==> inputs of run a <==
Design axis_matmul2x2, start of the top module:
module axis_matmul2x2(
    input                       clk             ,
    input                       rst             ,
    input                       s_axis_tvalid   ,
    input     [31 : 0]          s_axis_tdata    ,
    input                       s_axis_tlast    ,
    output                      s_axis_tready   ,
    output                      m_axis_tvalid   ,
    output    [31 : 0]          m_axis_tdata    ,
    output                      m_axis_tlast    ,
    input                       m_axis_tready   
);
make LEC_CHECK=0 ABC_AREA=1 CAP_MARGIN=20 CORE_MARGIN=2 CORE_UTILIZATION=72 CTS_CLUSTER_DIAMETER=384 CTS_CLUSTER_SIZE=15 HOLD_SLACK_MARGIN=0.29 PLACE_DENSITY_LB_ADDON=0.14 SETUP_SLACK_MARGIN=0.81 SLEW_MARGIN=20 finish   # period 3.98 ns
run.sh (not shown) runs the stock make flow with config.mk's settings and CLKGATE_MAP_FILE=.
==> run b: changes against run a <==
==> flow/config.mk (replaced) <==
export PLATFORM = sky130hd
export DESIGN_NAME = axis_matmul2x2
export DESIGN_NICKNAME = axis_matmul2x2
export VERILOG_FILES = /design/flow/design.v
export SDC_FILE = /design/flow/constraint.sdc
export NUM_CORES = 4
export LEC_CHECK = 0
export CAP_MARGIN = 20
export CORE_MARGIN = 2
export CORE_UTILIZATION = 40
export SLEW_MARGIN = 20
==> flow/constraint.sdc (replaced) <==
create_clock -name core_clock -period 7.5 [get_ports {clk}]
set_input_delay 1.5000 -clock core_clock [delete_from_list [all_inputs] [get_ports {clk}]]
set_output_delay 1.5000 -clock core_clock [all_outputs]
set_load 0.01 [all_outputs]
==> run c: changes against run a <==
--- a/flow/config.mk
+++ b/flow/config.mk
@@ -10,8 +10,7 @@
 export CORE_MARGIN = 2
 export CORE_UTILIZATION = 72
-export CTS_CLUSTER_DIAMETER = 384
-export CTS_CLUSTER_SIZE = 15
+export CTS_CLUSTER_SIZE = 97
 export HOLD_SLACK_MARGIN = 0.29
-export PLACE_DENSITY_LB_ADDON = 0.14
-export SETUP_SLACK_MARGIN = 0.81
+export PLACE_DENSITY_LB_ADDON = 0.1
+export SETUP_SLACK_MARGIN = 1.22
 export SLEW_MARGIN = 20
==> flow/constraint.sdc (replaced) <==
create_clock -name core_clock -period 4.13 [get_ports {clk}]
set_input_delay 0.8260 -clock core_clock [delete_from_list [all_inputs] [get_ports {clk}]]
set_output_delay 0.8260 -clock core_clock [all_outputs]
set_load 0.01 [all_outputs]
==> comparison table <==
                                                                                                         run b                                                    run a                                                    run c
Status                                                                                          finished clean                                 finished with violations                                 finished with violations
Reasons for failing layout checks                                                                            -                                             setup timing                                             setup timing
Setup total negative slack                                                                                0 ns                                                -42.27 ns                                                -40.91 ns
Sum of routed wire segments on met1                                                                  13,070 um                                                12,310 um                                                13,470 um
Largest stage delay, worst path                                                                        0.43 ns                                                  0.55 ns                                                  0.58 ns
Aggregate global-route resource usage                                                                   0.1464                                                   0.2904                                                   0.3470
Cell area after layout                                                                            16,040 sq um                                             15,720 sq um                                             16,220 sq um
Number of OpenROAD warnings                                                                                 52                                                       51                                                       51
Final setup violation count                                                                                  0                                                       32                                                       31
Skew final                                                                                          0.02167 ns                                               0.01602 ns                                               0.02630 ns
Starting density of the core                                                                            0.4052                                                   0.7313                                                   0.7313
Share of total power in the clock network                                                                0.378                                                    0.304                                                    0.378
Via density per instance                                                                                 4.696                                                    5.513                                                    5.876
Destination of the worst hold path                                      u_top.inBuffer_h.delay_count_1$_DFF_P_       u_top.outBuffer.data_queue_0.mem_0[9]$_SDFFE_PP0P_       u_top.outBuffer.data_queue_1.mem_0[2]$_SDFFE_PP0P_
Final #Nets                                                                                              1,644                                                    1,877                                                    1,886
Area growth from synthesis to layout                                                                    14.88%                                                   15.34%                                                   18.96%
Global-route wire length before repair                                                               44,310 um                                                48,350 um                                                55,900 um
Peak ir drop on the vdd network                                                                      0.1863 mV                                                0.4293 mV                                                0.3656 mV
Minimum period implied by the final worst setup slack                                                 7.112 ns                                                 6.441 ns                                                 6.582 ns
Worst setup path startpoint                            u_top.sa.sa_1_1.mac.mul.pp_generator.pp_0[0]$_SDFF_PP0_  u_top.sa.sa_1_0.mac.mul.pp_generator.pp_0[2]$_SDFF_PP0_  u_top.sa.sa_1_1.mac.mul.pp_generator.pp_0[2]$_SDFF_PP0_

* * *

==> run Y <==
axis_matmul2x2 again, from the RTL that the note above started with.
// axis_matmul2x2
module axis_matmul2x2(
    input                       clk             ,
    input                       rst             ,
    input                       s_axis_tvalid   ,
    input     [31 : 0]          s_axis_tdata    ,
    input                       s_axis_tlast    ,
    output                      s_axis_tready   ,
    output                      m_axis_tvalid   ,
    output    [31 : 0]          m_axis_tdata    ,
    output                      m_axis_tlast    ,
    input                       m_axis_tready   
);
    wire [3:0]  io_in_a_0;
    wire [3:0]  io_in_a_1;
    wire [3:0]  io_in_b_0;
    wire [3:0]  io_in_b_1;
    wire [15:0] io_out_c_0;
    wire [15:0] io_out_c_1;
    assign io_in_a_0 = s_axis_tdata[00+:4];
    assign io_in_a_1 = s_axis_tdata[08+:4];
    assign io_in_b_0 = s_axis_tdata[16+:4];
    assign io_in_b_1 = s_axis_tdata[24+:4];
    assign m_axis_tdata = {io_out_c_1,io_out_c_0};
    assign m_axis_tlast = m_axis_tvalid;
    top u_top(
  ...
make LEC_CHECK=0 ABC_AREA=1 CAP_MARGIN=20 CORE_MARGIN=2 CORE_UTILIZATION=72 CTS_CLUSTER_SIZE=17 HOLD_SLACK_MARGIN=0.29 PLACE_DENSITY_LB_ADDON=0.1 SLEW_MARGIN=20 finish   # period 4.8 ns
==> run A: changes against run Y <==
Settings changed: CTS_CLUSTER_DIAMETER set to 209, CTS_CLUSTER_SIZE 17 to unset, HOLD_SLACK_MARGIN 0.29 to unset, PLACE_DENSITY set to 0.37, PLACE_DENSITY_LB_ADDON 0.1 to unset, SETUP_SLACK_MARGIN set to 1.2.
==> flow/constraint.sdc (replaced) <==
create_clock -name core_clock -period 4.59 [get_ports {clk}]
set_input_delay 0.9180 -clock core_clock [delete_from_list [all_inputs] [get_ports {clk}]]
set_output_delay 0.9180 -clock core_clock [all_outputs]
set_load 0.01 [all_outputs]
==> run P: changes against run Y <==
Settings changed: ABC_AREA 1 to unset, CORE_UTILIZATION 72 to 65, CTS_CLUSTER_SIZE 17 to unset, HOLD_SLACK_MARGIN 0.29 to unset, PLACE_DENSITY_LB_ADDON 0.1 to unset.
==> flow/constraint.sdc (replaced) <==
create_clock -name core_clock -period 3.98 [get_ports {clk}]
set_input_delay 0.7960 -clock core_clock [delete_from_list [all_inputs] [get_ports {clk}]]
set_output_delay 0.7960 -clock core_clock [all_outputs]
set_load 0.01 [all_outputs]
==> comparison table <==
item                                                                               run A                       run Y                       run P
Outcome                                                       complete, but fails checks  complete, but fails checks  complete, but fails checks
Reasons for failing layout checks                                   negative setup slack        negative setup slack        negative setup slack
Final Routed Wirelength                                                         31300 um                    32800 um                    25900 um
Layout Cell Area excl Fill                                                     15900 um2                   15900 um2                   16300 um2
Flip-flop and latch share of the layout cell area                                  36.3%                       36.4%                       35.4%
Area post-placement                                                            14800 um2                   14700 um2                   15200 um2
Worst Path Max Fanout                                                                  2                           2                           1
Core footprint                                                                 18600 um2                   18600 um2                   21000 um2
Relative contribution of the clock network to total power                          36.2%                       37.7%                       36.0%
Avg Cell Area, Syn                                                              8.27 um2                    8.27 um2                    9.64 um2
Internal reg-to-reg setup slack                                                 -2.00 ns                    -1.90 ns                    -2.45 ns
Max-area cell share                                                                42.3%                       42.3%                       41.3%
Hold slack                                                                      0.453 ns                    0.453 ns                    0.456 ns
Number of fill cells in the layout                                                  1094                         988                        1418
Count of clock buffers in the final design                                            44                          38                          45
Layout Area Growth over Synthesis                                                  16.8%                       16.4%                       17.0%
Inverters                                                                            268                         268                         122
Largest net degree at the start of global routing                                     86                          86                         108
Arrival @ worst endpoint                                                         7.08 ns                     7.19 ns                     6.85 ns
Sequential power share                                                             44.9%                       43.7%                       43.4%
Nets@finish                                                                         1873                        1865                        1673
Critical path capture point                                    u_top.sa.sa_1_1.c_reg[15]   u_top.sa.sa_1_1.c_reg[15]   u_top.sa.sa_1_0.c_reg[15]
Clk slew on worst S/H paths                                                      0.07 ns                     0.07 ns                     0.06 ns
Area fraction in and, or, nand and nor cells after synthesis                       17.4%                       17.4%                       15.3%
No activity file was given, so power comes from the tool's default toggle rates.
